==> flow/design.v <==
module comparator_9(
	output	[7:0]		out, 
	input					clk, 
	input					ldFilter, 
	input		[1:0]		selFilter, 
	input		[7:0]		in1, 
	input		[7:0]		in2, 
	input		[7:0]		in3, 
	input		[7:0]		in4, 
	input		[7:0]		in5, 
	input		[7:0]		in6, 
	input		[7:0]		in7, 
	input		[7:0]		in8, 
	input		[7:0]		in9
); 
wire	[7:0] max11, max12, max13, max21, max22, max23, max3; 
wire 	[7:0] med11, med12, med13, med21, med22, med23, med3; 
wire	[7:0]	min11, min12, min13, min21, min22, min23, min3; 
wire			en1, en2, en3; 
assign en1 = (ldFilter == 1) && (selFilter == 1); 
assign en2 = (ldFilter == 1) && (selFilter == 2); 
assign en3 = (ldFilter == 1) && (selFilter == 3); 
comparator comp11(.max (max11), .med (med11), .min (min11), .clk (clk), .en (en1), .in_1 (in1), .in_2 (in2), .in_3 (in3)); 
comparator comp12(.max (max12), .med (med12), .min (min12), .clk (clk), .en (en1), .in_1 (in4), .in_2 (in5), .in_3 (in6));
comparator comp13(.max (max13), .med (med13), .min (min13), .clk (clk), .en (en1), .in_1 (in7), .in_2 (in8), .in_3 (in9));
comparator comp21(.max (max21), .med (med21), .min (min21), .clk (clk), .en (en2), .in_1 (max11), .in_2 (max12), .in_3 (max13));
comparator comp22(.max (max22), .med (med22), .min (min22), .clk (clk), .en (en2), .in_1 (med11), .in_2 (med12), .in_3 (med13));
comparator comp23(.max (max23), .med (med23), .min (min23), .clk (clk), .en (en2), .in_1 (min11), .in_2 (min12), .in_3 (min13));
comparator comp3(.max (max3), .med (med3), .min (min3), .clk (clk), .en (en3), .in_1 (min21), .in_2 (med22), .in_3 (max23));
assign out = med3; 
endmodule
module comparator(
	output reg	[7:0]	max, 
	output reg	[7:0]	med, 
	output reg	[7:0]	min,
	input					clk, 
	input					en, 
	input			[7:0]	in_1, 
	input			[7:0]	in_2, 
	input			[7:0]	in_3
);
always@(posedge clk)
begin
	if(en)
	begin
	  if((in_1 >= in_2) && (in_1 >= in_3) && (in_2 >= in_3)) begin max <= in_1; med <= in_2; min <= in_3; end 
	  else if((in_1 >= in_2) && (in_1 >= in_3) && (in_3 >= in_2)) begin max <= in_1; med <= in_3; min <= in_2; end
	  else if((in_2 >= in_1) && (in_2 >= in_3) && (in_1 >= in_3)) begin max <= in_2; med <= in_1; min <= in_3; end
	  else if((in_2 >= in_1) && (in_2 >= in_3) && (in_3 >= in_1)) begin max <= in_2; med <= in_3; min <= in_1; end
	  else if((in_3 >= in_1) && (in_3 >= in_2) && (in_1 >= in_2)) begin max <= in_3; med <= in_1; min <= in_2; end
	  else if((in_3 >= in_1) && (in_3 >= in_2) && (in_2 >= in_1)) begin max <= in_3; med <= in_2; min <= in_1; end
	end
end
endmodule
module CU(
	output reg				ldAddr, 
	output reg	[2:0]		selAddr, 
	output reg				ldImage, 
	output reg	[2:0]		selImage, 
	output reg				ldFilter, 
	output reg 	[1:0]		selFilter, 
	output reg				done,
	input						clk, 
	input						rst
); 
reg	[3:0]	state; 
parameter S0 = 4'b0000, S1 = 4'b0001, S2 = 4'b0010, S3 = 4'b0011, S4 = 4'b0100, 
  S5 = 4'b0101, S6 = 4'b0110, S7 = 4'b0111, S8 = 4'b1000; 
parameter LENGTH = 640, WIDTH = 480; 
always@(posedge clk or negedge rst)
begin 
	if(!rst)	begin 
	  state <= 0;
	  ldAddr <= 0;			selAddr <= 0; 
	  ldImage <= 0;		selImage <= 0; 
	  ldFilter <= 0;		selFilter <= 0;  
	  done <= 0;  
	end
	else
	begin
		  ldAddr <= 0;			selAddr <= 0; 
		  ldImage <= 0;		selImage <= 0; 
		  ldFilter <= 0;		selFilter <= 0;  
		  done <= 0; 
		  case(state)
		  S0: 	begin state <= S1; 	ldAddr <= 1; 	selAddr <= 1; 		end 
		  S1: 	begin state <= S2; 	ldAddr <= 1; 	selAddr <= 2;  ldImage <= 1; 	selImage <= 1; end
		  S2: 	begin state <= S3; 	ldAddr <= 1; 	selAddr <= 3;  ldImage <= 1; 	selImage <= 2; end
		  S3: 	begin state <= S4; 	ldAddr <= 1; 	selAddr <= 4;  ldImage <= 1; 	selImage <= 3; end
		  S4: 	begin state <= S5; 	ldAddr <= 1; 	selAddr <= 5;  ldImage <= 1; 	selImage <= 4; end
		  S5: 	begin state <= S6;   ldImage <= 1; 	selImage <= 5; end		  
		  S6: 	begin state <= S7; 	ldFilter <= 1; 	selFilter <= 1; 	end 
		  S7: 	begin state <= S8; 	ldFilter <= 1; 	selFilter <= 2; 	end
		  S8: 	begin state <= S0; 	ldFilter <= 1; 	selFilter <= 3;   done <= 1; 	end
        default: begin state <= S0; end
        endcase
	end
end
endmodule 
module DU(
	output 		[7:0]		out, 
	output reg	[18:0]	out_address, 
	output reg				out_valid, 
	output		[18:0]	address_a, 
	output		[18:0]	address_b, 
	input			[7:0]		q_a, 
	input			[7:0]		q_b, 
	input 					clk, 
	input						rst, 
	input						ldAddr, 
	input			[2:0]		selAddr, 
	input 					ldImage,  
	input 		[2:0] 	selImage, 
	input 					ldFilter, 
	input 		[1:0]		selFilter, 
	input                done 
); 
reg 	[18:0]	addr_a; 
reg	[18:0]	addr_b; 
reg 	[7:0] 	in1;  
reg 	[7:0] 	in2; 
reg 	[7:0] 	in3;
reg 	[7:0] 	in4;  
reg 	[7:0] 	in5;  
reg 	[7:0] 	in6;  
reg 	[7:0] 	in7;  
reg 	[7:0] 	in8;  
reg 	[7:0] 	in9;
reg [10:0] column;
reg [9:0] row;
reg [1:0] extra_bits;
reg				ldImage_d; 
reg	[2:0]		selImage_d; 
reg				ldFilter_d; 
reg	[1:0]		selFilter_d; 
parameter LENGTH = 480, WIDTH = 640; 
always@(posedge clk or negedge rst)
begin 
  if(!rst) begin 
    ldImage_d <= 0; selImage_d <= 0; 
    ldFilter_d <= 0; selFilter_d <= 0; 
    out_valid <= 0; 
  end 
  else begin 
    ldImage_d <= ldImage; selImage_d <= selImage; 
    ldFilter_d <= ldFilter; selFilter_d <= selFilter; 
    out_valid <= ldFilter_d && (selFilter_d == 3); 
  end 
end
always@(posedge clk or negedge rst)
begin 
  if(!rst) begin 
    column <= 0; row <= 0; 
  end 
  else if(done) begin 
    if(column == LENGTH - 1) 
	   begin column <= 0; row <= (row == WIDTH - 1) ? 10'd0 : row + 1; end 
	 else column <= column + 1; 
  end
end
always@(posedge clk)
begin 
  if(done) out_address <= LENGTH * row + column; 
end
always@(posedge clk or negedge rst) begin
  if(!rst) begin
    addr_a <= 0; addr_b <= 0;
  end
  else if(ldAddr) begin
  if(row > 0 && row < (WIDTH - 1) && column > 0 && column < (LENGTH - 1) ) begin
    case(selAddr)
    1: begin 	{extra_bits, addr_a} <= LENGTH * (row - 1) + column - 1 ; 	
	  			   {extra_bits, addr_b} <= LENGTH * (row - 1) + column; 	
		 end 
    2: begin 	{extra_bits, addr_a} <= LENGTH * (row - 1) + column + 1; 	
				   {extra_bits, addr_b} <= LENGTH * row + column - 1; 			
		 end
    3: begin 	{extra_bits, addr_a} <= LENGTH * row + column; 	
				   {extra_bits, addr_b} <= LENGTH * row + column + 1; 	
		 end
    4: begin 	{extra_bits, addr_a} <= LENGTH * (row + 1) + column - 1; 	
				   {extra_bits, addr_b} <= LENGTH * (row + 1) + column; 	
		 end
    5: begin 	{extra_bits, addr_a} <= LENGTH * (row + 1) + column + 1;
		 end
  endcase
  end
  else if ((row == 0) || (column == 0) || (column == (LENGTH-1)) || (row == (WIDTH-1) )) begin
    if(selAddr != 0)
    begin  {extra_bits, addr_a} <= LENGTH * row + column; 
			  {extra_bits, addr_b} <= LENGTH * row + column;
			  end
  end 
  end  
  end  
assign address_a = addr_a; 
assign address_b = addr_b; 
always@(posedge clk)
begin 
  if(ldImage_d) 
  begin 
    case(selImage_d)
	 1: begin in1 <= q_a; in2 <= q_b; end 
	 2: begin in3 <= q_a; in4 <= q_b; end
	 3: begin in5 <= q_a; in6 <= q_b; end
	 4: begin in7 <= q_a; in8 <= q_b; end
	 5: begin in9 <= q_a; end
    endcase 
  end 
end
comparator_9 comp(	
	.out				(out), 
	.clk				(clk), 
	.ldFilter		(ldFilter_d), 
	.selFilter		(selFilter_d), 
	.in1				(in1), 
	.in2				(in2), 
	.in3				(in3), 
	.in4				(in4), 
	.in5				(in5), 
	.in6				(in6), 
	.in7				(in7), 
	.in8				(in8), 
	.in9				(in9)
);
endmodule 
module medianFilter(
	output	[7:0]		out, 
	output 	[18:0]	out_address, 
	output				out_valid, 
	output	[18:0]	address_a, 
	output	[18:0]	address_b, 
	input		[7:0]		q_a, 
	input		[7:0]		q_b, 
	input					clk, 
	input 				rst
); 
wire 			ldAddr; 
wire			ldImage; 
wire 			ldFilter; 
wire 			done; 
wire	[2:0]	selAddr; 
wire 	[1:0]	selFilter; 
wire 	[2:0]	selImage; 
DU du(
	.out					(out), 
	.out_address		(out_address), 
	.out_valid			(out_valid), 
	.address_a			(address_a), 
	.address_b			(address_b), 
	.q_a					(q_a), 
	.q_b					(q_b), 
	.clk					(clk), 
	.rst					(rst), 
	.ldAddr				(ldAddr), 
	.selAddr				(selAddr), 
	.ldImage				(ldImage), 
	.selImage			(selImage), 
	.ldFilter			(ldFilter), 
	.selFilter			(selFilter), 
	.done             (done)
); 
CU	cu(
	.ldAddr				(ldAddr), 
	.selAddr				(selAddr), 
	.ldImage				(ldImage), 
	.selImage			(selImage), 
	.ldFilter			(ldFilter), 
	.selFilter			(selFilter), 
	.done					(done), 
	.clk					(clk), 
	.rst					(rst)
); 
endmodule 
clock: 4.51 ns
lec_check: 0
abc_area: 1
cap_margin: 20
core_margin: 2
core_utilization: 70
cts_cluster_diameter: 45
place_density_lb_addon: 0.28
setup_slack_margin: 1.32
slew_margin: 20
run.sh (not shown) runs the stock make flow with config.mk's settings and CLKGATE_MAP_FILE=.
The starting point failed in global routing (5_1_grt).
==> next run, changes <==
ABC_AREA = default   (was 1)
CORE_UTILIZATION = 72   (was 70)
CTS_CLUSTER_DIAMETER = 361   (was 45)
CTS_CLUSTER_SIZE = 35   (was default)
PLACE_DENSITY = 0.65   (was default)
PLACE_DENSITY_LB_ADDON = default   (was 0.28)
SETUP_SLACK_MARGIN = 0.82   (was 1.32)
clock period = 2.84 ns   (was 4.51 ns; I/O delays follow)
- With this change the flow aborted during clock tree synthesis (4_1_cts) with DPL-0038
- die size went down by a little under a tenth
- area after synthesis went down by a few percent
- synthesized cell count went down by about a fifth
==> next run, changes <==
CTS_CLUSTER_DIAMETER = 319   (was 361)
CTS_CLUSTER_SIZE = 98   (was 35)
PLACE_DENSITY = 0.39   (was 0.65)
SETUP_SLACK_MARGIN = default   (was 0.82)
clock period = 4.71 ns   (was 2.84 ns; I/O delays follow)
After rerunning: The new run did not get past global routing (5_1_grt). Synthesized area is unchanged. Die area does not change. Synthesized cell count stays the same.
